==> v8 <==
==> flow/design.v <==
module SNN(
	clk,
	rst_n,
	in_valid,
	img,
	ker,
	weight,
	out_valid,
	out_data
);
input clk;
input rst_n;
input in_valid;
input [7:0] img;
input [7:0] ker;
input [7:0] weight;
output reg out_valid;
output reg [9:0] out_data;
genvar x, y;
reg [6:0] count_in;
wire [2:0] count_in_x;
wire [1:0] count_in_y;
wire [2:0] count_row;
reg [7:0] image[2:0][5:0];
reg [7:0] kernel[8:0];
reg [7:0] fc_weight[3:0];
reg conv_in_valid;
wire conv_out_valid;
reg [63:0] next_conv_in;
reg [71:0] conv_in;
wire [19:0] conv_out;
wire [7:0] conv_quantize_out;
wire conv_quantize_out_valid;
wire [7:0] max_pool_out;
wire max_pool_out_valid;
wire [16:0] fc_out_1;
wire [16:0] fc_out_2;
wire fc_out_valid;
wire [7:0] fc_quantization_out_1;
wire [7:0] fc_quantization_out_2;
wire fc_quantization_out_valid;
wire [9:0] l1_out;
wire l1_out_valid;
assign count_in_x = count_in % 'd6;
assign count_in_y = (count_in / 'd6) % 'd3;
assign count_row = (count_in / 'd6) % 'd6;
always@(posedge clk or negedge rst_n) begin
	if(!rst_n)
		count_in <= 0;
	else if(in_valid)
		count_in <= count_in + 1;
	else
		count_in <= 0;
end
generate
for(x=0;x<6;x=x+1) begin
	for(y=0;y<3;y=y+1) begin
		always@(posedge clk) begin
			if(x == count_in_x && count_in_y == y)
				image[y][x] <= img;
			else
				image[y][x] <= image[y][x];
		end
	end
end
for(x=0;x<9;x=x+1) begin
	always@(posedge clk) begin
		if(x == count_in)
			kernel[x] <= ker;
		else
			kernel[x] <= kernel[x];
	end
end
for(x=0;x<4;x=x+1) begin
	always@(posedge clk) begin
		if(in_valid && x == count_in)
			fc_weight[x] <= weight;
		else
			fc_weight[x] <= fc_weight[x];
	end
end
endgenerate
wire [23:0] row1;
wire [23:0] row2;
wire [23:0] row3;
assign row1 = {image[0][count_in_x],image[0][count_in_x-1],image[0][count_in_x-2]};
assign row2 = {image[1][count_in_x],image[1][count_in_x-1],image[1][count_in_x-2]};
assign row3 = {image[2][count_in_x],image[2][count_in_x-1],image[2][count_in_x-2]};
always@(*) begin
	case(count_in_y)
	'd2: next_conv_in = {row3[15:0],row2,row1};
	'd0: next_conv_in = {row1[15:0],row3,row2};
	'd1: next_conv_in = {row2[15:0],row1,row3};
	default: next_conv_in = 0;
	endcase
end
always@(*) begin
	if(count_row > 1 && count_in_x > 1)
		conv_in = {img,next_conv_in};
	else
		conv_in = 0;
end
always@(*) begin
	conv_in_valid = count_row > 1 && count_in_x > 1;
end
conv c1(
	.rst_n(rst_n),
	.clk(clk),
	.clk_valid(clk),
	.in_valid(conv_in_valid),
	.kernel({kernel[8],kernel[7],kernel[6],kernel[5],kernel[4],kernel[3],kernel[2],kernel[1],kernel[0]}),
	.image(conv_in),
	.out_valid(conv_out_valid),
	.out(conv_out)
);
quatization_1 q1(
	.rst_n(rst_n),
	.clk(clk),
	.in_valid(conv_out_valid),
	.in(conv_out),
	.out(conv_quantize_out),
	.out_valid(conv_quantize_out_valid)
);
max_pool m1(
	.rst_n(rst_n),
	.clk(clk),
	.in_valid(conv_quantize_out_valid),
	.in(conv_quantize_out),
	.out(max_pool_out),
	.out_valid(max_pool_out_valid)
);
fully_connect fc1(
	.rst_n(rst_n),
	.clk(clk),
	.in_valid(max_pool_out_valid),
	.in(max_pool_out),
	.weight({fc_weight[3],fc_weight[2],fc_weight[1],fc_weight[0]}),
	.out_1(fc_out_1),
	.out_2(fc_out_2),
	.out_valid(fc_out_valid)
);
quatization_2 q2(
	.rst_n(rst_n),
	.clk(clk),
	.in_valid(fc_out_valid),
	.in_1(fc_out_1),
	.in_2(fc_out_2),
	.out_1(fc_quantization_out_1),
	.out_2(fc_quantization_out_2),
	.out_valid(fc_quantization_out_valid)
);
L1_distance l1(
	.rst_n(rst_n),
	.clk(clk),
	.in_valid(fc_quantization_out_valid),
	.in_1(fc_quantization_out_1),
	.in_2(fc_quantization_out_2),
	.out(l1_out),
	.out_valid(l1_out_valid)
);
always@(posedge clk or negedge rst_n) begin
	if(!rst_n) begin
		out_data <= 0;
	end
	else if(l1_out_valid)
		out_data <= l1_out;
	else
		out_data <= 0;
end
always@(posedge clk or negedge rst_n) begin
	if(!rst_n) begin
		out_valid <= 0;
	end
	else
		out_valid <= l1_out_valid;
end
endmodule
module conv(
	input rst_n,
	input clk,
	input clk_valid,
	input in_valid,
	input [71:0] kernel,
	input [71:0] image,
	output reg out_valid,
	output reg [19:0] out
);
wire [15:0] mult_out[8:0];
genvar gen_conv;
generate
for(gen_conv=0;gen_conv<9;gen_conv=gen_conv+1)
	assign mult_out[gen_conv] = kernel[(gen_conv*8)+7:(gen_conv*8)] * image[(gen_conv*8)+7:(gen_conv*8)];
endgenerate
wire [19:0] next_out;
assign next_out = ( (mult_out[0] + mult_out[1]) + (mult_out[2] + mult_out[3]) ) + ( (mult_out[4] + mult_out[5]) + (mult_out[6] + mult_out[7]) + mult_out[8]);
always@(posedge clk) begin
	if(in_valid)
		out <= next_out;
	else
		out <= out;
end
always@(posedge clk_valid or negedge rst_n) begin
	if(!rst_n)
		out_valid <= 0;
	else
		out_valid <= in_valid;
end
endmodule
module quatization_1(
	input rst_n,
	input clk,
	input in_valid,
	input [19:0] in,
	output reg [7:0] out,
	output reg out_valid
);
wire [7:0] next_out;
assign next_out = in / 'd2295;
always@(*) begin
	out = next_out;
end
always@(*) begin
	out_valid = in_valid;
end
endmodule
module max_pool(
	input rst_n,
	input clk,
	input in_valid,
	input [7:0] in,
	output reg [7:0] out,
	output reg out_valid
);
reg [2:0] count_in;
reg [7:0] temp1;
reg [7:0] temp2;
wire [7:0] next_temp;
reg [7:0] cmp_in;
always@(posedge clk or negedge rst_n) begin
	if(!rst_n)
		count_in <= 0;
	else if(in_valid)
		count_in <= count_in + 1;
	else
		count_in <= count_in;
end
always@(posedge clk) begin
	if(in_valid && count_in == 0)
		temp1 <= in;
	else if(in_valid && (count_in == 'd1 || count_in == 'd4))
		temp1 <= next_temp;
	else
		temp1 <= temp1;
end
always@(posedge clk) begin
	if(in_valid && count_in == 'd2)
		temp2 <= in;
	else if(in_valid && (count_in == 'd3 || count_in == 'd6))
		temp2 <= next_temp;
	else
		temp2 <= temp2;
end
always@(*) begin
	case(count_in)
	'd1,'d4,'d5: cmp_in = temp1;
	'd3,'d6,'d7: cmp_in = temp2;
	default: cmp_in = temp1;
	endcase
end
assign next_temp = (cmp_in > in) ? cmp_in : in;
always@(posedge clk) begin
	if(count_in == 'd5 || count_in == 'd7)
		out <= next_temp;
	else
		out <= out;
end
always@(posedge clk or negedge rst_n) begin
	if(!rst_n)
		out_valid <= 0;
	else
		out_valid <= (count_in == 'd5 || count_in == 'd7) && in_valid;
end
endmodule
module fully_connect(
	input rst_n,
	input clk,
	input in_valid,
	input [7:0] in,
	input [31:0] weight,
	output reg [16:0] out_1,
	output reg [16:0] out_2,
	output reg out_valid
);
reg count_in;
wire [15:0] mul_out_1;
wire [15:0] mul_out_2;
reg [7:0] mul_in_1;
reg [7:0] mul_in_2;
reg [15:0] temp1;
reg [15:0] temp2;
always@(posedge clk or negedge rst_n) begin
	if(!rst_n)
		count_in <= 0;
	else if(in_valid)
		count_in <= ~count_in;
	else
		count_in <= count_in;
end
always@(*) begin
	case(count_in)
	'd0: mul_in_1 = weight[7:0];
	'd1: mul_in_1 = weight[23:16];
	endcase
end
always@(*) begin
	case(count_in)
	'd0: mul_in_2 = weight[15:8];
	'd1: mul_in_2 = weight[31:24];
	endcase
end
assign mul_out_1 = mul_in_1 * in;
assign mul_out_2 = mul_in_2 * in;
always@(posedge clk) begin
	if(in_valid)
		temp1 <= mul_out_1;
	else
		temp1 <= temp1;
end
always@(posedge clk) begin
	if(in_valid)
		temp2 <= mul_out_2;
	else
		temp2 <= temp2;
end
always@(*) begin
	if(in_valid && count_in)
		out_1 = mul_out_1 + temp1;
	else
		out_1 = 0;
end
always@(*) begin
	if(in_valid && count_in)
		out_2 = mul_out_2 + temp2;
	else
		out_2 = 0;
end
always@(*) begin
	out_valid = in_valid && count_in;
end
endmodule
module quatization_2(
	input rst_n,
	input clk,
	input in_valid,
	input [16:0] in_1,
	input [16:0] in_2,
	output reg [7:0] out_1,
	output reg [7:0] out_2,
	output reg out_valid
);
always@(*) begin
	out_1 = in_1 / 'd510;
end
always@(*) begin
	out_2 = in_2 / 'd510;
end
always@(*) begin
	out_valid = in_valid;
end
endmodule
module L1_distance(
	input rst_n,
	input clk,
	input in_valid,
	input [7:0] in_1,
	input [7:0] in_2,
	output reg [9:0] out,
	output reg out_valid
);
reg [1:0] count_in;
reg [7:0] temp [3:0];
wire [7:0] next_temp[3:0];
always@(posedge clk or negedge rst_n) begin
	if(!rst_n)
		count_in <= 0;
	else if(in_valid)
		count_in <= count_in + 1;
	else
		count_in <= count_in;
end
always@(posedge clk) begin
	if(in_valid && count_in == 0) begin
		temp[0] <= in_1;
		temp[1] <= in_2;
	end
	else if(in_valid && count_in == 'd1) begin
		temp[2] <= in_1;
		temp[3] <= in_2;
	end
	else begin
		temp[0] <= temp[0];
		temp[1] <= temp[1];
		temp[2] <= temp[2];
		temp[3] <= temp[3];
	end
end
reg [7:0] adder_in_1;
reg [7:0] adder_in_2;
reg [7:0] adder_in_3;
reg [7:0] adder_in_4;
always@(*) begin
	if(count_in == 'd2) begin
		adder_in_1 = (temp[0] > in_1) ? temp[0] - in_1 : in_1 - temp[0];
		adder_in_2 = (temp[1] > in_2) ? temp[1] - in_2 : in_2 - temp[1];
	end
	else begin
		adder_in_1 = 0;
		adder_in_2 = 0;
	end
end
always@(*) begin
	if(count_in == 'd3) begin
		adder_in_3 = (temp[2] > in_1) ? temp[2] - in_1 : in_1 - temp[2];
		adder_in_4 = (temp[3] > in_2) ? temp[3] - in_2 : in_2 - temp[3];
	end
	else begin
		adder_in_3 = 0;
		adder_in_4 = 0;
	end
end
wire [7:0] real_adder_in_1;
wire [7:0] real_adder_in_2;
assign real_adder_in_1 = (count_in == 'd3) ? adder_in_3 : adder_in_1;
assign real_adder_in_2 = (count_in == 'd3) ? adder_in_4 : adder_in_2;
wire [8:0] adder_out;
assign adder_out = real_adder_in_1 + real_adder_in_2;
reg [8:0] temp_out;
always@(posedge clk) begin
	if(count_in == 'd2)
		temp_out <= adder_out;
	else
		temp_out <= temp_out;
end
wire [9:0] sum;
wire [9:0] next_out;
assign sum = adder_out + temp_out;
assign next_out = (sum > 'd15) ? sum : 0;
always@(*) begin
	out = next_out;
end
always@(*) begin
	out_valid = count_in == 'd3 && in_valid;
end
endmodule
==> flow/run.sh <==
#!/bin/bash
# the make line also repeats each setting of config.mk as NAME=value (left out here)
make -C /OpenROAD-flow-scripts/flow DESIGN_CONFIG=/design/flow/config.mk WORK_HOME=/design/flow/orfs CLKGATE_MAP_FILE= finish
==> flow/config.mk <==
export PLATFORM = sky130hd
export DESIGN_NAME = SNN
export DESIGN_NICKNAME = SNN
export VERILOG_FILES = /design/flow/design.v
export SDC_FILE = /design/flow/constraint.sdc
export NUM_CORES = 4
export LEC_CHECK = 0
export ABC_AREA = 1
export CAP_MARGIN = 20
export CORE_MARGIN = 2
export CORE_UTILIZATION = 72
export CTS_CLUSTER_SIZE = 98
export PLACE_DENSITY = 0.38
export SLEW_MARGIN = 20
export TNS_END_PERCENT = 40
==> flow/constraint.sdc <==
create_clock -name core_clock -period 10.3 [get_ports {clk}]
set_input_delay 2.0600 -clock core_clock [delete_from_list [all_inputs] [get_ports {clk}]]
set_output_delay 2.0600 -clock core_clock [all_outputs]
set_load 0.01 [all_outputs]
==> v38 (differences from v8) <==
- ABC_AREA: 1 -> default
- CELL_PAD_IN_SITES_DETAIL_PLACEMENT: default -> 0
- CORE_MARGIN: 2 -> 10
- CORE_UTILIZATION: 72 -> 40
- CTS_CLUSTER_SIZE: 98 -> default
- GPL_ROUTABILITY_DRIVEN: default -> 0
- GPL_TIMING_DRIVEN: default -> 0
- HOLD_SLACK_MARGIN: default -> 0.17
- MAX_ROUTING_LAYER: default -> met5
- MIN_ROUTING_LAYER: default -> met2
- PLACE_DENSITY: 0.38 -> default
- SETUP_SLACK_MARGIN: default -> 2.36
- SLEW_MARGIN: 20 -> 10
- TNS_END_PERCENT: 40 -> 25
==> flow/constraint.sdc (replaced) <==
create_clock -name core_clock -period 17.0 [get_ports {clk}]
set_input_delay 3.4000 -clock core_clock [delete_from_list [all_inputs] [get_ports {clk}]]
set_output_delay 3.4000 -clock core_clock [all_outputs]
set_load 0.01 [all_outputs]
==> v4 (differences from v8) <==
- ABC_AREA: 1 -> default
- CORE_UTILIZATION: 72 -> 58
- CTS_CLUSTER_SIZE: 98 -> default
- PLACE_DENSITY: 0.38 -> default
- TNS_END_PERCENT: 40 -> default
==> flow/constraint.sdc (replaced) <==
create_clock -name core_clock -period 13.5 [get_ports {clk}]
set_input_delay 2.7000 -clock core_clock [delete_from_list [all_inputs] [get_ports {clk}]]
set_output_delay 2.7000 -clock core_clock [all_outputs]
set_load 0.01 [all_outputs]
==> v1 (differences from v8) <==
- CORE_UTILIZATION: 72 -> 53
- CTS_CLUSTER_SIZE: 98 -> default
- PLACE_DENSITY: 0.38 -> default
- TNS_END_PERCENT: 40 -> default
==> flow/constraint.sdc (replaced) <==
create_clock -name core_clock -period 9.16 [get_ports {clk}]
set_input_delay 1.8320 -clock core_clock [delete_from_list [all_inputs] [get_ports {clk}]]
set_output_delay 1.8320 -clock core_clock [all_outputs]
set_load 0.01 [all_outputs]
==> comparison table <==
metric	v1	v4	v8	v38
Final HPWL DP	207000 um	169000 um	178000 um	153000 um
Sequential cell area fraction in the yosys report	0.207	0.203	0.207	0.203
Number of placed cells counting well taps	10400	8489	9675	8315
Status	stopped before the end	finished with violations	stopped before the end	stopped before the end
Last stage reached	global routing (5_1_grt)	-	global routing (5_1_grt)	global routing (5_1_grt)
Layout check failures	-	setup timing	-	-
Horiz. Die Dim	330 um	318 um	283 um	398 um
Synth Area in Adders	0.320	0.316	0.320	0.316
Count of standard-cell rows	119	115	102	138
Die extent in y	330 um	318 um	283 um	398 um
Syn_area_per_cell	7.72 um^2	8.99 um^2	7.72 um^2	8.99 um^2
Instance tally after logic synthesis	7282	6362	7282	6362
Proportion of synthesized area in mux cells	0.00454	0.0201	0.00454	0.0201
Placer Congestion	1.16	1.08	1.51	-
Die Area	0.109 mm^2	0.101 mm^2	0.0803 mm^2	0.158 mm^2
